Setup of try-zinc:
==> flow/design.v <==
module mult(input [3:0] a, input [3:0] b, output reg [8:0] c
    );
always@(*)
c= a*b;
endmodule
module ad(input [8:0] a1, input [8:0] b1, output reg [9:0] c1
    );
always@(*)
c1= a1+b1;
endmodule
module ad2(input [8:0] a2, input [9:0] b2, output reg [10:0] c2
    );
always@(*)
c2= a2+b2;
endmodule
module ad3(input [8:0] a3, input [10:0] b3, output reg [11:0] c3
    );
always@(*)
c3= a3+b3;
endmodule
`timescale 1ns / 1ps
module mem_ram (input clk, wren, 
                input [3:0] d11,input [3:0] d12,input [3:0] d13,input [3:0] d14,input [3:0] d15,input [3:0] d16,input [3:0] d17,input [3:0]d18,
					 input [3:0] d21,input [3:0] d22,input [3:0] d23,input [3:0] d24,input [3:0] d25,input [3:0] d26,input [3:0] d27,input [3:0]d28,
					 input [3:0] d31,input [3:0] d32,input [3:0] d33,input [3:0] d34,input [3:0] d35,input [3:0] d36,input [3:0] d37,input [3:0]d38,
					 input [3:0] d41,input [3:0] d42,input [3:0] d43,input [3:0] d44,input [3:0] d45,input [3:0] d46,input [3:0] d47,input [3:0]d48,
					 input [3:0] r1,input [3:0] r2,
					 input [3:0] r3,input [3:0] r4,
					 output [11:0] w_sum11,
					 output [11:0] w_sum12,
					 output [11:0] w_sum13,
					 output [11:0] w_sum14,
					 output [11:0] w_sum15,
					 output [11:0] w_sum16,
					 output [11:0] w_sum17,
					 output [11:0] w_sum18
					 );
  reg [31:0] mem [3:0];  
  wire [8:0] p11, p21,p31,p41;
  wire [8:0] p12, p22,p32,p42;
  wire [8:0] p13, p23,p33,p43;
  wire [8:0] p14, p24,p34,p44;
  wire [8:0] p15, p25,p35,p45;
  wire [8:0] p16, p26,p36,p46;
  wire [8:0] p17, p27,p37,p47;
  wire [8:0] p18, p28,p38,p48;
wire [9:0] s11,s12,s13,s14,s15,s16,s17,s18;
wire [10:0] s21,s22,s23,s24,s25,s26,s27,s28;
wire [11:0] s31,s32,s33,s34,s35,s36,s37,s38;
  always @(posedge clk) 
      begin
            if (wren) begin
                mem[0][31-:4]<=d11;
					 mem[0][27-:4] <=d12;
					 mem[0][23-:4]<=d13;
					 mem[0][19-:4]<=d14;
					 mem[0][15-:4]<=d15;
					 mem[0][11-:4]<=d16;
					 mem[0][7-:4]<=d17;
					 mem[0][3-:4]<=d18;
					 mem[1][31-:4]<=d21;
					 mem[1][27-:4] <=d22;
					 mem[1][23-:4]<=d23;
					 mem[1][19-:4]<=d24;
					 mem[1][15-:4]<=d25;
					 mem[1][11-:4]<=d26;
					 mem[1][7-:4]<=d27;
					 mem[1][3-:4]<=d28;
					 mem[2][31-:4]<=d31;
					 mem[2][27-:4] <=d32;
					 mem[2][23-:4]<=d33;
					 mem[2][19-:4]<=d34;
					 mem[2][15-:4]<=d35;
					 mem[2][11-:4]<=d36;
					 mem[2][7-:4]<=d37;
					 mem[2][3-:4]<=d38;
					 mem[3][31-:4]<=d41;
					 mem[3][27-:4] <=d42;
					 mem[3][23-:4]<=d43;
					 mem[3][19-:4]<=d44;
					 mem[3][15-:4]<=d45;
					 mem[3][11-:4]<=d46;
					 mem[3][7-:4]<=d47;
					 mem[3][3-:4]<=d48;
            end
		end		 
generate
   mult m11(.a(r1),
				.b(mem[0][31-:4]),
				.c(p11) 
				);
	mult m21(
	         .a(r2),
				.b(mem[1][31-:4]),
				.c(p21)
	         );		
   mult m31(
	         .a(r3),
				.b(mem[2][31-:4]),
				.c(p31)
	         );		
   mult m41(
	         .a(r4),
				.b(mem[3][31-:4]), 
				.c(p41)
	         );	
  ad add11 ( 
            .a1(p11),
				.b1(p21),
				.c1(s11)
           );  
  ad2 add21 (
            .b2(s11),
				.a2(p31),
				.c2(s21)
          );
  ad3 add31 (
             .b3(s21),
				 .a3(p41),
				 .c3(s31)
				 );
    mult m12(.a(r1),
				.b(mem[0][27-:4]),
				.c(p12)
				);
	mult m22(
	         .a(r2),
				.b(mem[1][27-:4]),
				.c(p22)
	         );		
   mult m32(
	         .a(r3),
				.b(mem[2][27-:4]),
				.c(p32)
	         );		
   mult m42(
	         .a(r4),
				.b(mem[3][27-:4]), 
				.c(p42)
	         );	
  ad add12 ( 
            .a1(p12),
				.b1(p22),
				.c1(s12)
           );  
  ad2 add22 (
            .b2(s12),
				.a2(p32),
				.c2(s22)
          );
  ad3 add32 (
             .b3(s22),
				 .a3(p42),
				 .c3(s32)
				 );
   mult m13(.a(r1),
				.b(mem[0][23-:4]),
				.c(p13)
				);
	mult m23(
	         .a(r2),
				.b(mem[1][23-:4]),
				.c(p23)
	         );		
   mult m33(
	         .a(r3),
				.b(mem[2][23-:4]),
				.c(p33)
	         );		
   mult m43(
	         .a(r4),
				.b(mem[3][23-:4]), 
				.c(p43)
	         );	
  ad add13 ( 
            .a1(p13),
				.b1(p23),
				.c1(s13)
           );  
  ad2 add23 (
            .b2(s13),
				.a2(p33),
				.c2(s23)
          );
  ad3 add33 (
             .b3(s23),
				 .a3(p43),
				 .c3(s33)
				 );
  mult m14(.a(r1),
				.b(mem[0][19-:4]),
				.c(p14)
				);
	mult m24(
	         .a(r2),
				.b(mem[1][19-:4]),
				.c(p24)
	         );		
   mult m34(
	         .a(r3),
				.b(mem[2][19-:4]),
				.c(p34)
	         );		
   mult m44(
	         .a(r4),
				.b(mem[3][19-:4]), 
				.c(p44)
	         );	
  ad add14 ( 
            .a1(p14),
				.b1(p24),
				.c1(s14)
           );  
  ad2 add24 (
            .b2(s14),
				.a2(p34),
				.c2(s24)
          );
  ad3 add34 (
             .b3(s24),
				 .a3(p44),
				 .c3(s34)
				 );
  mult m15(.a(r1),
				.b(mem[0][15-:4]),
				.c(p15)
				);
	mult m25(
	         .a(r2),
				.b(mem[1][15-:4]),
				.c(p25)
	         );		
   mult m35(
	         .a(r3),
				.b(mem[2][15-:4]),
				.c(p35)
	         );		
   mult m45(
	         .a(r4),
				.b(mem[3][15-:4]), 
				.c(p45)
	         );	
  ad add15 ( 
            .a1(p15),
				.b1(p25),
				.c1(s15)
           );  
  ad2 add25 (
            .b2(s15),
				.a2(p35),
				.c2(s25)
          );
  ad3 add35 (
             .b3(s25),
				 .a3(p45),
				 .c3(s35)
				 );
   mult m16(.a(r1),
				.b(mem[0][11-:4]),
				.c(p16)
				);
	mult m26(
	         .a(r2),
				.b(mem[1][11-:4]),
				.c(p26)
	         );		
   mult m36(
	         .a(r3),
				.b(mem[2][11-:4]),
				.c(p36)
	         );		
   mult m46(
	         .a(r4),
				.b(mem[3][11-:4]), 
				.c(p46)
	         );	
  ad add16 ( 
            .a1(p16),
				.b1(p26),
				.c1(s16)
           );  
  ad2 add26 (
            .b2(s16),
				.a2(p36),
				.c2(s26)
          );
  ad3 add36 (
             .b3(s26),
				 .a3(p46),
				 .c3(s36)
				 );
   mult m17(.a(r1),
				.b(mem[0][7-:4]),
				.c(p17)
				);
	mult m27(
	         .a(r2),
				.b(mem[1][7-:4]),
				.c(p27)
	         );		
   mult m37(
	         .a(r3),
				.b(mem[2][7-:4]),
				.c(p37)
	         );		
   mult m47(
	         .a(r4),
				.b(mem[3][7-:4]), 
				.c(p47)
	         );	
  ad add17 ( 
            .a1(p17),
				.b1(p27),
				.c1(s17)
           );  
  ad2 add27 (
            .b2(s17),
				.a2(p37),
				.c2(s27)
          );
  ad3 add37 (
             .b3(s27),
				 .a3(p47),
				 .c3(s37)
				 );
  mult m18(.a(r1),
				.b(mem[0][3-:4]),
				.c(p18)
				);
	mult m28(
	         .a(r2),
				.b(mem[1][3-:4]),
				.c(p28)
	         );		
   mult m38(
	         .a(r3),
				.b(mem[2][3-:4]),
				.c(p38)
	         );		
   mult m48(
	         .a(r4),
				.b(mem[3][3-:4]), 
				.c(p48)
	         );	
  ad add18 ( 
            .a1(p18),
				.b1(p28),
				.c1(s18)
           );  
  ad2 add28 (
            .b2(s18),
				.a2(p38),
				.c2(s28)
          );
  ad3 add38 (
             .b3(s28),
				 .a3(p48),
				 .c3(s38)
				 );
assign w_sum11 =s31;
assign w_sum12 =s32;
assign w_sum13 =s33;
assign w_sum14 =s34;
assign w_sum15 =s35;
assign w_sum16 =s36;
assign w_sum17 =s37;
assign w_sum18 =s38;
endgenerate
endmodule
export LEC_CHECK = 0
export CAP_MARGIN = 20
export CELL_PAD_IN_SITES_GLOBAL_PLACEMENT = 3
export CORE_MARGIN = 2
export CORE_UTILIZATION = 18
export HOLD_SLACK_MARGIN = 0.07
export SETUP_SLACK_MARGIN = 0.31
export SLEW_MARGIN = 35
create_clock -name core_clock -period 12.6 [get_ports {clk}]
run.sh (not shown) runs the stock make flow with config.mk's settings and CLKGATE_MAP_FILE=.
[inputs] try-ember vs try-zinc
- removing CELL_PAD_IN_SITES_GLOBAL_PLACEMENT (formerly 3)
- changing CORE_UTILIZATION from 18 to 40
- removing HOLD_SLACK_MARGIN (formerly 0.07)
- removing SETUP_SLACK_MARGIN (formerly 0.31)
- setting CORE_ASPECT_RATIO to 1.94 for the first time
- setting CTS_CLUSTER_SIZE to 44 for the first time
- setting CTS_CLUSTER_DIAMETER to 329 for the first time
- changing the clock period (ns, I/O delays scaled along) from 12.6 to 10.0
Findings:
Where worst hold slack is concerned, try-zinc is better than try-ember.
In try-ember the first-pass GRT wire length turned out about 12% lower than in try-zinc.
Taking try-zinc as the reference, in try-ember total instance count after detailed placement -869; via count now larger.
When the final numbers for try-ember and try-zinc were put side by side, the area growth from synthesis to layout turned out to be greater in try-zinc.
The global router's overall resource usage number comes out lower for try-zinc vs try-ember.
| final cell count | try-ember vs try-zinc | 22% lower |
Taking try-ember as 1.0, try-zinc lands at 1.16 on routed wire length.
Between try-ember and try-zinc, it is try-ember whose final worst setup slack is lower, by 1.34 ns.
#### Input delta (try-onyx over try-ember)
- removing CTS_CLUSTER_DIAMETER (formerly 329)
- removing CORE_ASPECT_RATIO (formerly 1.94)
- removing CTS_CLUSTER_SIZE (formerly 44)
- setting HOLD_SLACK_MARGIN to 0.07 for the first time
- changing SLEW_MARGIN from 35 to 20
- changing the clock period (ns, I/O delays scaled along) from 10.0 to 5.6
- The run showing the smaller number of gates resized after cts is try-ember.
- Relative to try-ember, final period utilization increased by 28 points in try-onyx.
- In try-onyx the implementation completed, yet the final layout does not meet the checks, the culprit being negative setup slack.
- Row iteration tally of the first detailed-router pass: try-onyx higher / try-ember lower
